## run A
==> flow/design.v (excerpt) <==
module ex2_1 (
	      input 		 clk, rst, validi,
	      input [31:0] 	 data_in,
	      output logic 	 valido, 
	      output logic [31:0] data_out
	      );
For scale: about 7300 cells after synthesis, roughly 68 I/O pins, about 60000 µm² of cells after synthesis.
==> flow/config.mk <==
export PLATFORM = sky130hd
export DESIGN_NAME = ex2_1
export DESIGN_NICKNAME = ex2_1
export VERILOG_FILES = /design/flow/design.v
export SDC_FILE = /design/flow/constraint.sdc
export NUM_CORES = 4
export LEC_CHECK = 0
export ABC_AREA = 0
export CAP_MARGIN = 15
export CELL_PAD_IN_SITES_GLOBAL_PLACEMENT = 0
export CORE_MARGIN = 2
export CORE_UTILIZATION = 72
export CTS_CLUSTER_DIAMETER = 214
export HOLD_SLACK_MARGIN = -0.05
export MIN_ROUTING_LAYER = met1
export SETUP_SLACK_MARGIN = -0.59
export SLEW_MARGIN = 20
export TNS_END_PERCENT = 85
==> flow/constraint.sdc <==
create_clock -name core_clock -period 7.69 [get_ports {clk}]
set_input_delay 1.5380 -clock core_clock [delete_from_list [all_inputs] [get_ports {clk}]]
set_output_delay 1.5380 -clock core_clock [all_outputs]
set_load 0.01 [all_outputs]
run.sh (not shown) runs the stock make flow with config.mk's settings and CLKGATE_MAP_FILE=.
Run A completed end to end; final checks failed (negative setup slack).
diff inputs: run A => run B
Settings: a change of CORE_UTILIZATION from 72 to 71; a deleted MIN_ROUTING_LAYER that had been met1; a deleted TNS_END_PERCENT that had been 85; a change of HOLD_SLACK_MARGIN from -0.05 to -0.09; a change of ABC_AREA from 0 to 1; a change of CTS_CLUSTER_DIAMETER from 214 to 225; a deleted CELL_PAD_IN_SITES_GLOBAL_PLACEMENT that had been 0; a deleted SETUP_SLACK_MARGIN that had been -0.59.
- Run B: complete, dirty (negative setup slack)
- Summed area of non-filler cells in the final layout is higher on run B
- Run A → run B: register area ~0 delta; wire length of the first global-routing pass +20 mm; width of the die +0.36%; total length of routed met3 wires +33%.
- Run comparison: run B termination of the worst setup path valido; run A termination of the worst setup path a1[31]
- When the final numbers for run B and run A were put side by side, the number of global-route vias before repair turned out to be smaller in run A.
The inputs of run C differ from those of run B as listed below.
Settings: a deleted HOLD_SLACK_MARGIN that had been -0.09; a deleted CTS_CLUSTER_DIAMETER that had been 225; a change of CAP_MARGIN from 15 to 20; a change of CORE_UTILIZATION from 71 to 40; a deleted ABC_AREA that had been 1; a change of the clock period (ns, I/O delays scaled along) from 7.69 to 9.8.
==> comparison <==
Run C completed end to end with timing, DRC and antenna clean.
Going from run B to run C, sequential share of cell area grew by 0.49 points, fraction of met3 tracks used by global routing shrank by 16 points, number of global-route vias before repair shrank by 12%.
Run B reports its critical path startpoint as counter[30] while run C reports data_in[3].
Diff run B -> run C: net count after synthesis went down by about 6%, fraction of area in multi-input gates now larger.

========
Starting RTL as in the previous note.
export LEC_CHECK = 0
export ABC_AREA = 0
export CAP_MARGIN = 20
export CELL_PAD_IN_SITES_GLOBAL_PLACEMENT = 0
export CORE_MARGIN = 2
export CORE_UTILIZATION = 17
export CTS_CLUSTER_DIAMETER = 237
export CTS_CLUSTER_SIZE = 100
export GPL_TIMING_DRIVEN = 1
export HOLD_SLACK_MARGIN = 0.3
export MIN_ROUTING_LAYER = met1
export PLACE_DENSITY = 0.78
export SLEW_MARGIN = 20
export TNS_END_PERCENT = 85
create_clock -name core_clock -period 7.17 [get_ports {clk}]
The first run ran to the end with violations: setup timing.
==> next run, changes <==
ABC_AREA = not set   (was 0)
CELL_PAD_IN_SITES_GLOBAL_PLACEMENT = not set   (was 0)
CORE_UTILIZATION = 34   (was 17)
CTS_CLUSTER_DIAMETER = not set   (was 237)
CTS_CLUSTER_SIZE = not set   (was 100)
GPL_TIMING_DRIVEN = not set   (was 1)
HOLD_SLACK_MARGIN = not set   (was 0.3)
MIN_ROUTING_LAYER = not set   (was met1)
PLACE_DENSITY = not set   (was 0.78)
TNS_END_PERCENT = not set   (was 85)
clock period = 9.8 ns   (was 7.17 ns; I/O delays follow)
=> Now the flow finished clean. Sequential share of layout area climbs by 0.72 points. Worst setup slack improved by 2.1 ns. Global-route usage rises by 12 points. Routed wire length is lower by about 1%. Via count drops by about 5.5%. Sequential cell count is unchanged. Critical path depth goes down by 2. Register-to-register slack gains 2.1 ns. Final cell count went down by about 23%.
==> next run, changes <==
CORE_UTILIZATION = 70   (was 34)
CTS_CLUSTER_SIZE = 32   (was not set)
MAX_ROUTING_LAYER = met4   (was not set)
clock period = 8.69 ns   (was 9.8 ns; I/O delays follow)
What happened: The changed run finished but failed the layout checks on setup timing; final cell count is lower by 9.5%; setup slack got worse by 0.98 ns; synthesized area is unchanged; clock skew came out higher by 0.0083 ns; non-clock buffer count rises by 270; via count rises by 7.3%; register-to-register slack is worse by 0.57 ns; synthesized cell count is unchanged; final area rises by 3.8%.

========
The RTL this note starts from:
==> flow/design.v <==
module ex2_1 (
	      input 		 clk, rst, validi,
	      input [31:0] 	 data_in,
	      output logic 	 valido, 
	      output logic [31:0] data_out
	      );
   enum 			 {S0, S1, S2} state, next;
   logic [31:0]  		 a1, a2, a3;
   logic [31:0]			 counter;
   always_ff @(posedge clk or posedge rst) begin
      if (rst) begin
	 data_out <= 32'b0;
	 valido <= 1'b0;
	 state = S0;
	 counter = 0;
	 a1 = 0;
	 a2 = 0;
	 a3 = 0;
      end
      else begin
	 case (state)
	   S0: begin
	      if (validi) 
		  	begin
		  		a1 = data_in;
		  		a2 += data_in;
		  		a3 *= data_in;
		  		data_out <= a2;
		 		if(counter > 2 && (counter % 3 == 0)) 
					begin
	 	 				valido <= 1'b1;
		 			end
		 		next = S1;
		 		counter += 1;
		  	end
		  else 
		  	begin
		 		next = S0;
		 		counter = 0;
				valido <= 1'b0;
	      	end
	   end
	   S1: begin
	      if (validi) 
		  	begin
		 		a1 *= data_in;
		 		a2 = data_in;
		 		a3 += data_in;
		 		data_out <= a3;
		 		if(counter > 2 && (counter % 3 == 1)) 
					begin
	 	 				valido <= 1'b1;
		 			end
		 		next = S2;
		 		counter += 1;
			end	      
		  else 
		  	begin
				next = S0;
				counter = 0;
				valido <= 1'b0;
		  	end
	   end
	   S2: begin
	      if (validi) 
		  	begin
		 		a1 += data_in;
		 		a2 *= data_in;
		 		a3 = data_in;
		 		data_out <= a1;
		 		if(counter % 3 == 2) 
					begin
		 				valido <= 1'b1;
		  			end
	      		next = S0;
		  		counter += 1;
			end
		  else 
		  	begin
				next = S0;
		 		counter = 0;
				valido <= 1'b0;
			end
	   end
	 endcase
	 state = next;
      end
   end
endmodule
==> flow/config.mk <==
export PLATFORM = sky130hd
export DESIGN_NAME = ex2_1
export DESIGN_NICKNAME = ex2_1
export VERILOG_FILES = /design/flow/design.v
export SDC_FILE = /design/flow/constraint.sdc
export NUM_CORES = 4
export LEC_CHECK = 0
export ABC_AREA = 1
export CAP_MARGIN = 20
export CELL_PAD_IN_SITES_GLOBAL_PLACEMENT = 0
export CORE_MARGIN = 2
export CORE_UTILIZATION = 17
export CTS_CLUSTER_DIAMETER = 237
export CTS_CLUSTER_SIZE = 100
export GPL_TIMING_DRIVEN = 0
export HOLD_SLACK_MARGIN = 0.3
export MIN_ROUTING_LAYER = met1
export PLACE_DENSITY_LB_ADDON = 0.3
export SLEW_MARGIN = 20
export TNS_END_PERCENT = 85
==> flow/constraint.sdc <==
create_clock -name core_clock -period 7.17 [get_ports {clk}]
set_input_delay 1.4340 -clock core_clock [delete_from_list [all_inputs] [get_ports {clk}]]
set_output_delay 1.4340 -clock core_clock [all_outputs]
set_load 0.01 [all_outputs]
The starting point completed, yet does not pass: setup timing.
==> next run, changes <==
Settings changed: CAP_MARGIN 20 to 15, CORE_UTILIZATION 17 to 72, CTS_CLUSTER_DIAMETER 237 to 214, CTS_CLUSTER_SIZE 100 to not set, GPL_TIMING_DRIVEN 0 to not set, HOLD_SLACK_MARGIN 0.3 to -0.05, PLACE_DENSITY_LB_ADDON 0.3 to not set.
Clock period 7.17 ns to 8.13 ns, I/O delays scaled along.
Outcome: The new run reached the layout checks and failed them: setup timing. Die size drops by 76%. Cell area drops by 5.8%. Setup slack gets better by 510 ps. Global-route usage climbs by 34 points. Via count climbs by 5.9%. First-iteration DRC count climbs by 41%. Flip-flop count does not change. Register-to-register slack gets better by 360 ps. Worst hold slack gets worse by 7.0 ps. Sequential share of layout area climbs by 0.34 points.
==> next run, changes <==
Settings changed: ABC_AREA 1 to not set, CELL_PAD_IN_SITES_GLOBAL_PLACEMENT 0 to not set, CORE_UTILIZATION 72 to 71, CTS_CLUSTER_DIAMETER 214 to not set, HOLD_SLACK_MARGIN -0.05 to -0.09, MIN_ROUTING_LAYER met1 to not set, TNS_END_PERCENT 85 to not set.
=>
- The new run finished but failed the layout checks on setup timing
- utilization drops by 2.2 points
- sequential share of layout area barely changes
- wire length went down by 7.0%
- setup slack improves by 40 ps
- critical path depth decreases by 39
- clock skew falls by 13 ps
==> next run, changes <==
Settings changed: ABC_AREA set to 0, CTS_CLUSTER_DIAMETER set to 28, SETUP_SLACK_MARGIN set to 2.3.
Clock period 8.13 ns to 8.23 ns, I/O delays scaled along.
Outcome:
- The new run produced a layout that fails on setup timing
- area after synthesis is unchanged
- setup slack got worse by 220 ps
- register-to-register slack got worse by 140 ps
- utilization increases by 2.6 points
- clock skew increases by 13 ps
- non-clock buffer count increases by 88
- count of clock-buffer cells in the layout decreases by 2
- wire length increases by 9.2%
==> next run, changes <==
Settings changed: ABC_AREA 0 to not set, CAP_MARGIN 15 to 20, CORE_UTILIZATION 71 to 66, CTS_CLUSTER_DIAMETER 28 to not set, HOLD_SLACK_MARGIN -0.09 to not set, SETUP_SLACK_MARGIN 2.3 to not set.
Clock period 8.23 ns to 13.6 ns, I/O delays scaled along.
This time the run finished clean.
Clock skew went down by 5.0 ps.
Cell area goes down by roughly a tenth.
Setup slack improves by 3000 ps.
Global-route usage shrinks by 7.0 points.
Clock-buffer cell count rose by 2.
Cell count falls by a little under a tenth.
Non-clock buffer count went down by 720.
Die area grows by a little under a tenth.
==> next run, changes <==
Settings changed: CORE_UTILIZATION 66 to 14.
Result:
- cell count rises by 55%
- worst hold slack gains 11 ps
- cell area rose by about 9%
- via count goes down by 1.5%
